// unified_computing_system
module unified_computing_system (
    input      [15:0] d_a,           
    input      [15:0] d_b,           
    input      [1:0]  op_code,       
    input             clk,
    input             rstn,
    input             en_a,           
    input             en_b,           
    input             en_result,      
    input             cin,            
    input             bin,            
    output reg [31:0] result,         
    output reg [15:0] remainder,      
    output reg        cout,           
    output reg        bout,           
    output reg        overflow_flag,  
    output reg        error_flag      
);
make LEC_CHECK=0 ABC_AREA=1 CAP_MARGIN=20 CELL_PAD_IN_SITES_DETAIL_PLACEMENT=0 CELL_PAD_IN_SITES_GLOBAL_PLACEMENT=1 CORE_ASPECT_RATIO=0.54 CORE_MARGIN=4 CORE_UTILIZATION=41 MAX_ROUTING_LAYER=met5 PLACE_DENSITY_LB_ADDON=0.13 SETUP_SLACK_MARGIN=-0.27 SLEW_MARGIN=20 finish   # period 26.0 ns
run.sh (not shown) runs the stock make flow with config.mk's settings and CLKGATE_MAP_FILE=.
The first run ran to the end with no violations.
Then changed:
Settings changed: ABC_AREA 1 to unset, CELL_PAD_IN_SITES_DETAIL_PLACEMENT 0 to unset, CELL_PAD_IN_SITES_GLOBAL_PLACEMENT 1 to unset, CORE_ASPECT_RATIO 0.54 to unset, CORE_MARGIN 4 to 2, CORE_UTILIZATION 41 to 12, MAX_ROUTING_LAYER met5 to unset, PLACE_DENSITY_LB_ADDON 0.13 to unset, SETUP_SLACK_MARGIN -0.27 to unset.
Clock period 26.0 ns to 33.5 ns, I/O delays scaled along.
The changed run finished with timing, DRC and antenna clean.
Critical path depth is lower by 94.
Cell area decreases by a few percent.
Register-to-register slack gets better by 730 ps.
Non-clock buffer count shrinks by 100.
Routed wire length falls slightly.
Via count is lower by a little under a tenth.
Clock-buffer cell count rose by 1.
Cell count increases by about a fifth.
Setup slack improved by 730 ps.
Then changed:
Settings changed: CORE_UTILIZATION 12 to 40.
Clock period 33.5 ns to 26.0 ns, I/O delays scaled along.
Result: Worst setup slack is worse by 1700 ps. Routed wire length hardly moves. Via count climbs by a few percent. Sequential cell count is unchanged. Final area rose by a few percent. Non-clock buffer count is higher by 221.

* * *

unified_computing_system again, from the RTL that the note above started with.
==> flow/config.mk <==
export PLATFORM = sky130hd
export DESIGN_NAME = unified_computing_system
export DESIGN_NICKNAME = unified_computing_system
export VERILOG_FILES = /design/flow/design.v
export SDC_FILE = /design/flow/constraint.sdc
export NUM_CORES = 4
export LEC_CHECK = 0
export ABC_AREA = 1
export CAP_MARGIN = 20
export CELL_PAD_IN_SITES_GLOBAL_PLACEMENT = 0
export CORE_MARGIN = 2
export CORE_UTILIZATION = 72
export GPL_ROUTABILITY_DRIVEN = 0
export PLACE_DENSITY_LB_ADDON = 0.04
export SLEW_MARGIN = 20
export TNS_END_PERCENT = 5
==> flow/constraint.sdc <==
create_clock -name core_clock -period 25.1 [get_ports {clk}]
set_input_delay 5.0200 -clock core_clock [delete_from_list [all_inputs] [get_ports {clk}]]
set_output_delay 5.0200 -clock core_clock [all_outputs]
set_load 0.01 [all_outputs]
The first run reached the layout checks and failed them: negative setup slack.
Rerun with:
ABC_AREA = not set   (was 1)
CELL_PAD_IN_SITES_GLOBAL_PLACEMENT = not set   (was 0)
CORE_UTILIZATION = 66   (was 72)
GPL_ROUTABILITY_DRIVEN = not set   (was 0)
PLACE_DENSITY_LB_ADDON = not set   (was 0.04)
TNS_END_PERCENT = not set   (was 5)
clock period = 14.1 ns   (was 25.1 ns; I/O delays follow)
=> Now the flow completed and failed the layout checks on max-capacitance violations, max-slew violations, negative setup slack. Final cell count shrinks slightly. Synthesized cell count goes down by about a fifth. Register-to-register slack loses 15 ns. Area after synthesis falls by a few percent. Core utilization went up by 4.8 points. Cell area goes up by roughly a tenth. Setup slack got worse by 15 ns. Wire length is higher by a quarter to a third. Global-route usage goes up by 11 points. Die area goes up by a few percent.
Rerun with:
CORE_UTILIZATION = 72   (was 66)
PLACE_DENSITY_LB_ADDON = 0.01   (was not set)
clock period = 26.5 ns   (was 14.1 ns; I/O delays follow)
After rerunning:
- The changed run completed, yet does not pass: negative setup slack
- count of clock-buffer cells in the layout does not change
- area after synthesis is unchanged
- worst setup slack gains 17 ns
- global-route usage is lower by 7.2 points
- utilization is lower by 5.1 points
- final cell count is lower by 13%
- register-to-register slack gains 17 ns
- clock skew is lower by 0.0079 ns
- final area is lower by 14%
- wire length is lower by 32%
Rerun with:
CORE_UTILIZATION = 59   (was 72)
CTS_CLUSTER_DIAMETER = 370   (was not set)
CTS_CLUSTER_SIZE = 94   (was not set)
PLACE_DENSITY_LB_ADDON = not set   (was 0.01)
clock period = 12.7 ns   (was 26.5 ns; I/O delays follow)
After rerunning: The new run ran to the end with violations: negative setup slack. Worst setup slack is worse by 13 ns. Final cell count went up by 16%. Routed wire length went up by 17%. Count of clock-buffer cells in the layout went down by 1.

* * *

unified_computing_system again, from the RTL that the note above started with.
clock: 14.1 ns
lec_check: 0
cap_margin: 40
core_aspect_ratio: 0.5
core_margin: 2
core_utilization: 72
cts_cluster_diameter: 203
cts_cluster_size: 34
place_density: 0.38
setup_slack_margin: 3.33
slew_margin: 20
The baseline did not get past clock tree synthesis with DPL-0033.
==> next run, changes <==
- CAP_MARGIN: 40 -> 20
- CORE_ASPECT_RATIO: 0.5 -> unset
- CTS_CLUSTER_DIAMETER: 203 -> unset
- CTS_CLUSTER_SIZE: 34 -> unset
- PLACE_DENSITY: 0.38 -> unset
- PLACE_DENSITY_LB_ADDON: unset -> 0.01
- SETUP_SLACK_MARGIN: 3.33 -> 3.94
- TNS_END_PERCENT: unset -> 5
- clock period: 14.1 -> 26.5 ns (I/O delays scaled with it)
The new run never finished: it broke off in global routing on GRT-0232.
Area after synthesis is unchanged.
Synthesized cell count does not change.
Die area barely changes.
==> next run, changes <==
- CORE_UTILIZATION: 72 -> 71
- CTS_CLUSTER_SIZE: unset -> 81
- PLACE_DENSITY_LB_ADDON: 0.01 -> 0.07
- SETUP_SLACK_MARGIN: 3.94 -> unset
- clock period: 26.5 -> 25.3 ns (I/O delays scaled with it)
What happened: This time the run finished but failed the layout checks on setup timing. Die area increases by 1.4%. Synthesized cell count does not change. Synthesized area stays the same.
==> next run, changes <==
- CORE_UTILIZATION: 71 -> 72
- CTS_CLUSTER_SIZE: 81 -> 82
- clock period: 25.3 -> 24.4 ns (I/O delays scaled with it)
The changed run failed in global routing on GRT-0232.
Die area drops by 1.4%.
Synthesized cell count is unchanged.
Synthesized area is unchanged.
==> next run, changes <==
- ABC_AREA: unset -> 1
- CTS_CLUSTER_DIAMETER: unset -> 375
- CTS_CLUSTER_SIZE: 82 -> unset
- PLACE_DENSITY_LB_ADDON: 0.07 -> unset
- SETUP_SLACK_MARGIN: unset -> 3.17
- TNS_END_PERCENT: 5 -> unset
- clock period: 24.4 -> 10.7 ns (I/O delays scaled with it)
After rerunning: The new run aborted during global routing; area after synthesis rose by 5.2%; die area rose by 5.1%; synthesized cell count rose by 20%.
==> next run, changes <==
- CORE_UTILIZATION: 72 -> 67
- CTS_CLUSTER_DIAMETER: 375 -> unset
- CTS_CLUSTER_SIZE: unset -> 97
- SETUP_SLACK_MARGIN: 3.17 -> unset
- clock period: 10.7 -> 30.0 ns (I/O delays scaled with it)
The changed run completed without violations.
Die area grows by a little under a tenth.
Synthesized area is unchanged.
Synthesized cell count is unchanged.

* * *

unified_computing_system again, from the RTL that the note above started with.
export LEC_CHECK = 0
export ABC_AREA = 1
export CAP_MARGIN = 20
export CELL_PAD_IN_SITES_GLOBAL_PLACEMENT = 2
export CORE_ASPECT_RATIO = 0.5
export CORE_MARGIN = 2
export CORE_UTILIZATION = 25
export CTS_CLUSTER_DIAMETER = 367
export CTS_CLUSTER_SIZE = 100
export GPL_ROUTABILITY_DRIVEN = 0
export PLACE_DENSITY = 0.81
export SLEW_MARGIN = 0
export TNS_END_PERCENT = 5
create_clock -name core_clock -period 45.5 [get_ports {clk}]
Next try:
- ABC_AREA: 1 -> 0
- CORE_ASPECT_RATIO: 0.5 -> default
- CORE_UTILIZATION: 25 -> 50
- CTS_CLUSTER_DIAMETER: 367 -> 301
- TNS_END_PERCENT: 5 -> 35
The changed run went through all stages and came out clean.
Setup slack is worse by 2.2 ns.
Clock skew is lower by 0.0060 ns.
Routed wire length decreases by 0.82%.
Next try:
- ABC_AREA: 0 -> default
- CELL_PAD_IN_SITES_GLOBAL_PLACEMENT: 2 -> default
- CORE_UTILIZATION: 50 -> 65
- CTS_CLUSTER_DIAMETER: 301 -> default
- CTS_CLUSTER_SIZE: 100 -> default
- GPL_ROUTABILITY_DRIVEN: 0 -> default
- PLACE_DENSITY: 0.81 -> default
- SLEW_MARGIN: 0 -> 20
- TNS_END_PERCENT: 35 -> default
- clock period: 45.5 -> 21.2 ns (I/O delays scaled with it)
This time the run ran to the end with violations: setup timing; utilization grows by 35 points; area after synthesis does not change; die size shrinks by about a fifth.
Next try:
- ABC_AREA: default -> 1
- CORE_UTILIZATION: 65 -> 40
- MAX_ROUTING_LAYER: default -> met4
- PLACE_DENSITY_LB_ADDON: default -> 0.17
- clock period: 21.2 -> 26.0 ns (I/O delays scaled with it)
Now the flow finished with timing, DRC and antenna clean; first-iteration DRC count came out lower by 68%; non-clock buffer count shrinks by 459; fmax increases by 9.6%; synthesized area goes up by 5.2%.

* * *

unified_computing_system again, from the RTL that the note above started with.
==> flow/config.mk <==
export PLATFORM = sky130hd
export DESIGN_NAME = unified_computing_system
export DESIGN_NICKNAME = unified_computing_system
export VERILOG_FILES = /design/flow/design.v
export SDC_FILE = /design/flow/constraint.sdc
export NUM_CORES = 4
export LEC_CHECK = 0
export ABC_AREA = 1
export CAP_MARGIN = 20
export CORE_MARGIN = 2
export CORE_UTILIZATION = 72
export CTS_CLUSTER_DIAMETER = 375
export CTS_CLUSTER_SIZE = 10
export SETUP_SLACK_MARGIN = 3.17
export SLEW_MARGIN = 20
export TNS_END_PERCENT = 10
==> flow/constraint.sdc <==
create_clock -name core_clock -period 10.7 [get_ports {clk}]
set_input_delay 2.1400 -clock core_clock [delete_from_list [all_inputs] [get_ports {clk}]]
set_output_delay 2.1400 -clock core_clock [all_outputs]
set_load 0.01 [all_outputs]
The starting point did not get past global routing with GRT-0116.
==> next run, changes <==
- ABC_AREA: 1 -> not set
- CORE_UTILIZATION: 72 -> 40
- CTS_CLUSTER_DIAMETER: 375 -> not set
- CTS_CLUSTER_SIZE: 10 -> not set
- SETUP_SLACK_MARGIN: 3.17 -> not set
- TNS_END_PERCENT: 10 -> not set
- clock period: 10.7 -> 25.9 ns (I/O delays scaled with it)
With this change the flow completed with no timing, DRC or antenna violations.
Synthesized cell count went down by 17%.
Die area is higher by 69%.
Synthesized area shrinks by 5.0%.
==> next run, changes <==
- CORE_UTILIZATION: 40 -> 68
- PLACE_DENSITY_LB_ADDON: not set -> 0.07
- TNS_END_PERCENT: not set -> 5
- clock period: 25.9 -> 26.0 ns (I/O delays scaled with it)
Outcome: With this change the flow finished but failed the layout checks on setup timing; setup slack degrades by 0.91 ns; flip-flop count stays the same; final area fell by 3.6%; first-iteration DRC count climbs by 57%; count of clock-buffer cells in the layout came out lower by 1; sequential share of layout area rose by 0.25 points; die size fell by 41%; critical path depth came out lower by 1; global-route usage came out higher by 15 points; core utilization climbs by 32 points.
